## nickel
// mult_32bit_no_ops
module mult_32bit_no_ops(
    input              clk,
    input              reset,
    input              start,
    input              signed_mode,  
    input       [31:0] op_a,
    input       [31:0] op_b,
    output reg         done,
    output reg  [63:0] product_out
);
For scale: about 1300 cells after synthesis, roughly 170 flip-flops, about 130 I/O pins, ~11000 µm² of cells after synthesis.
clock: 11.8 ns
lec_check: 0
cap_margin: 0
core_aspect_ratio: 1.54
core_margin: 2
core_utilization: 65
cts_cluster_diameter: 308
cts_cluster_size: 100
gpl_routability_driven: 1
max_routing_layer: met5
place_density_lb_addon: 0.27
slew_margin: 20
tns_end_percent: 5
run.sh (not shown) runs the stock make flow with config.mk's settings and CLKGATE_MAP_FILE=.
STATUS run=nickel STAGES=ALL_DONE FINAL_CHECKS=FAILED CAUSE=setup timing
> inputs changed (nickel -> cedar)
- a change of CORE_UTILIZATION from 65 to 71
- a change of CTS_CLUSTER_SIZE from 100 to 35
- a deleted CTS_CLUSTER_DIAMETER that had been 308
- a deleted PLACE_DENSITY_LB_ADDON that had been 0.27
- a change of the clock period (ns, I/O delays scaled along) from 11.8 to 11.6
==> results <==
- Final checks on cedar, whose flow otherwise completed, came back failing, citing setup timing.
- Going from nickel to cedar, area enclosed by the die boundary went down; multi-input combinational gate total did not really move.
- nickel → cedar: wire length of the first global-routing pass up 0.32%; via count higher; clock share of power level.
[inputs] maple vs cedar
- SETUP_SLACK_MARGIN now 3.25, previously not set
- CTS_CLUSTER_DIAMETER now 27, previously not set
- CTS_CLUSTER_SIZE now 37, was 35
- the clock period (ns, I/O delays scaled along) now 10.9, was 11.6
Results
- The standard cells in maple occupy more silicon area than those in cedar do.
- Compared to cedar, maple shows a narrower setup margin.
- On number of clock buffers in the layout, the lower figure sits with maple, not cedar.
- Comparing cedar against maple, there is no change at all in critical path depth.
- | hold slack | lower: cedar |
- Number of setup violations in the final report: maple vs cedar up 3
- First-pass detailed-route iteration total up 5 in maple wrt cedar
- Diff maple..cedar | number of DRC violations after detailed routing | unchanged
- Of maple and cedar, it is maple that has the higher area added between synthesis and finish.
- Of maple and cedar, the higher global-route usage belongs to maple.
- maple finished all stages; however, its layout fails the closing checks, the failures being setup timing.

## run 1
mult_32bit_no_ops again, from the RTL that the note above started with.
// mult_32bit_no_ops
module mult_32bit_no_ops(
    input              clk,
    input              reset,
    input              start,
    input              signed_mode,  
    input       [31:0] op_a,
    input       [31:0] op_b,
    output reg         done,
    output reg  [63:0] product_out
);
make LEC_CHECK=0 CAP_MARGIN=5 CORE_ASPECT_RATIO=0.74 CORE_MARGIN=10 CORE_UTILIZATION=55 CTS_CLUSTER_DIAMETER=124 CTS_CLUSTER_SIZE=11 HOLD_SLACK_MARGIN=0.19 MAX_ROUTING_LAYER=met4 SLEW_MARGIN=40 finish   # period 13.4 ns
Setup changes, run 1 to run 2
Settings: CAP_MARGIN changed from 5 to 20; CORE_ASPECT_RATIO removed (was 0.74); CORE_MARGIN changed from 10 to 2; MAX_ROUTING_LAYER removed (was met4); CORE_UTILIZATION changed from 55 to 62; CTS_CLUSTER_SIZE removed (was 11); HOLD_SLACK_MARGIN removed (was 0.19); CTS_CLUSTER_DIAMETER removed (was 124); SLEW_MARGIN changed from 40 to 20; PLACE_DENSITY newly set to 0.6; the clock period (ns, I/O delays scaled along) changed from 13.4 to 9.03.
[summary]
Between run 2 and run 1, the die size is higher for run 1.
The higher combinational fraction of the cell area of run 2 and run 1 is in run 2.
met3 routing resource usage after global routing, run 2 and run 1, higher one = run 2.
Delta(final non-filler cell area, run 2 - run 1) > 0
Run 2 reports a higher detailed-route via count than run 1 does.
Delta(count of clock-buffer cells in the layout, run 2 - run 1) > 0
Completing all stages was not enough for run 2: its layout failed the final checks because of negative setup slack.
Time the final worst path needs with I/O delays and setup, run 2 and run 1: higher on run 1
Summary of run 2 over run 1: register-to-register slack went down by 3.24 ns; count of plain and timing-repair buffers went up by about 24%; post-layout total power went up by about 70%.
Run comparison: run 2 critical path startpoint M_reg[0]$_DFFE_PP0P_; run 1 critical path startpoint A_reg[32]$_DFFE_PP0P_
Edits applied to the flow inputs when going from run 2 to run 3:
Settings: CORE_UTILIZATION now 40, was 62; the clock period (ns, I/O delays scaled along) now 13.6, was 9.03.
Results
Run 3 went all the way through the flow, and no timing, DRC or antenna check failed.
Run 3 reports a lower met1 track demand over resource in global routing than run 2 does.
Run 2 → run 3: placed wire-length estimate after detailed placement grew by about 3.6%, setup clock skew after layout has increased, detailed-route wire length went down 170 µm, total DRC errors in the routed layout flat, maximum frequency fell by 9.3%.
Re core utilization: run 2 was higher than run 3.
In the route summary, run 3 ends up with a via count below that of run 2.
Taking run 3 as 1.0, run 2 lands at 0.835 on pin count of the biggest net entering global routing.
Against run 2, run 3 comes in 1.9 points higher on fraction of area in registers.
The following lists how run 4 was set up differently from run 3:
Settings: CORE_UTILIZATION now 25, was 40.
--- outcome ---
Taking run 3 as the reference, in run 4 peak supply drop lost about 40%; transition time at the pin with the least slew margin went up 0.053 ns.
| required time at the worst-slack endpoint | run 4 vs run 3 | 0.03 ns higher |
Comparing total power for run 4 and run 3, the smaller number came from run 4.
Cmp run 4 and run 3 / share of the final layout cell area in sequential cells / lower: run 4
Delta (run 4 minus run 3): first-iteration DRC count increased by 43% relative to the old numbers; clock power share decreased by 0.6 points relative to the old numbers; total number of sequential cells closely matched the old numbers; distinct cell type count after synthesis closely matched the old numbers.
### run 4 -> run 5
Settings: CTS_CLUSTER_SIZE newly set to 35; CORE_UTILIZATION changed from 25 to 71; ABC_AREA newly set to 1; PLACE_DENSITY changed from 0.6 to 0.91; the clock period (ns, I/O delays scaled along) changed from 13.6 to 10.1.
Results
- To summarise run 5: no stage aborted, but the layout did not pass its checks, failing on negative setup slack.
- The total cell area reported by yosys after synthesis reported for run 5 is greater than that of run 4 by about 7.5%.
- [compare] base=run 4 new=run 5: final routed wire length divided by cell count went up; post-synthesis cell count went up.
- Delta (run 5 minus run 4): first-pass GRT wire length increased by 22% relative to the old numbers; final setup violation count increased by 13 relative to the old numbers; routed wire length increased by about 20% relative to the old numbers; share of cell area taken by muxes after synthesis decreased by 0.53 points relative to the old numbers; worst slew margin relative to its limit increased by 0.90 points relative to the old numbers.

mult_32bit_no_ops again, from the RTL that the note above started with.
clock: 10.3 ns
lec_check: 0
abc_area: 1
cap_margin: 20
cell_pad_in_sites_detail_placement: 2
core_aspect_ratio: 0.65
core_margin: 2
core_utilization: 40
gpl_timing_driven: 0
hold_slack_margin: 0.22
max_routing_layer: met4
min_routing_layer: met1
place_density: 0.54
slew_margin: 20
tns_end_percent: 45
The first run never finished: it broke off in clock tree synthesis, error DPL-0033.
==> next run, changes <==
CELL_PAD_IN_SITES_GLOBAL_PLACEMENT = 2   (was unset)
CORE_ASPECT_RATIO = 0.6   (was 0.65)
CORE_UTILIZATION = 32   (was 40)
TNS_END_PERCENT = 55   (was 45)
After rerunning:
- With this change the flow finished but failed the layout checks on negative setup slack
- die size goes up by 24%
- synthesized cell count stays the same
- synthesized area is unchanged
==> next run, changes <==
ABC_AREA = unset   (was 1)
CELL_PAD_IN_SITES_DETAIL_PLACEMENT = unset   (was 2)
CELL_PAD_IN_SITES_GLOBAL_PLACEMENT = unset   (was 2)
CORE_ASPECT_RATIO = unset   (was 0.6)
CORE_UTILIZATION = 40   (was 32)
GPL_TIMING_DRIVEN = unset   (was 0)
HOLD_SLACK_MARGIN = unset   (was 0.22)
MAX_ROUTING_LAYER = unset   (was met4)
MIN_ROUTING_LAYER = unset   (was met1)
PLACE_DENSITY = 0.6   (was 0.54)
TNS_END_PERCENT = unset   (was 55)
clock period = 10.2 ns   (was 10.3 ns; I/O delays follow)
=> The changed run finished but failed the layout checks on negative setup slack; routed wire length falls by 32%; via count falls by 17%; setup slack gets better by 0.15 ns; final area falls by 7.5%; global-route usage falls by 2.4 points; die area falls by 25%.

## P
Starting RTL as in the previous note.
clock: 11.8 ns
lec_check: 0
cap_margin: 0
core_aspect_ratio: 1.54
core_margin: 2
core_utilization: 34
cts_cluster_diameter: 362
cts_cluster_size: 100
gpl_routability_driven: 1
max_routing_layer: met5
place_density_lb_addon: 0.27
slew_margin: 20
tns_end_percent: 5
The flow completed for P, but it is not clean: the layout still shows negative setup slack.
Changes in Q relative to P:
Settings: CORE_UTILIZATION changed from 34 to 55; CTS_CLUSTER_SIZE removed (was 100); PLACE_DENSITY_LB_ADDON removed (was 0.27); CTS_CLUSTER_DIAMETER removed (was 362); the clock period (ns, I/O delays scaled along) changed from 11.8 to 10.1.
--- outcome ---
- Q finished all stages; however, its layout fails the closing checks, the failures being negative setup slack.
- Q vs. P: number of optimization iterations in the first detailed-route pass went down, met1 wire length now sits lower.
- P has a higher filler-free cell count of the finished design than Q.
Relative to Q, the following input files were edited for R:
Settings: CORE_UTILIZATION: 55 -> 70; PLACE_DENSITY_LB_ADDON: unset -> 0.27; SETUP_SLACK_MARGIN: unset -> 1.87; the clock period (ns, I/O delays scaled along): 10.1 -> 7.57.
## What came out
- R did not finish: a tool error stopped it during global routing (5_1_grt).
- Die outline area was lower in the run labelled R.
- Q -> R: share of synthesized cell area in and, or, nand and nor gates delta 0, exact match
- On R: post-placement setup slack is 2.40 ns lower than what Q gave.
- Lower area of the core was reported by R, not Q.
- On share of flip-flops with an asynchronous set or reset, R tracks Q almost exactly.
- From R to Q, synthesized-area fraction occupied by xor and xnor cells did not move at all.
- Relative to Q, routability-driven placement congestion ratio has increased by 11% in R.
- Looking at detailed placement HPWL, R sits about 11% above Q.
- The final reports for R and Q show floorplan utilization higher in the former.
- From Q to R, synthesized area divided by synthesized cell count did not move at all.
- Of R and Q, R shows the lower die extent in y, with Q above it.
[inputs] S vs R
Settings: removing SETUP_SLACK_MARGIN (formerly 1.87); changing CORE_UTILIZATION from 70 to 19; changing the clock period (ns, I/O delays scaled along) from 7.57 to 11.8.
Findings:
- Taking S over R, the y dimension of the die ratio works out to 1.9.
- Placeable core region for S: about 270% up relative to R
- Diff S and R: count of instances resized after the clock tree is built lower in S
- Number of unique standard cell types used by synthesis came out exactly the same in S and R.
- [compare] base=R new=S: placement-stage cell area shows a reduction of 550 um^2, total die size rose by about 260%, core utilization before placement fell 52 points, number of rows created at floorplan has increased.
- [diff] post-placement worst setup slack, S relative to R: improvement
- Per the comparison of S with R, post-placement cell count went up 513, number of clock sinks stayed essentially flat.
- The final report for S shows a completed flow and a layout that fails verification, specifically negative setup slack.
Power and IR drop assume default switching activity.
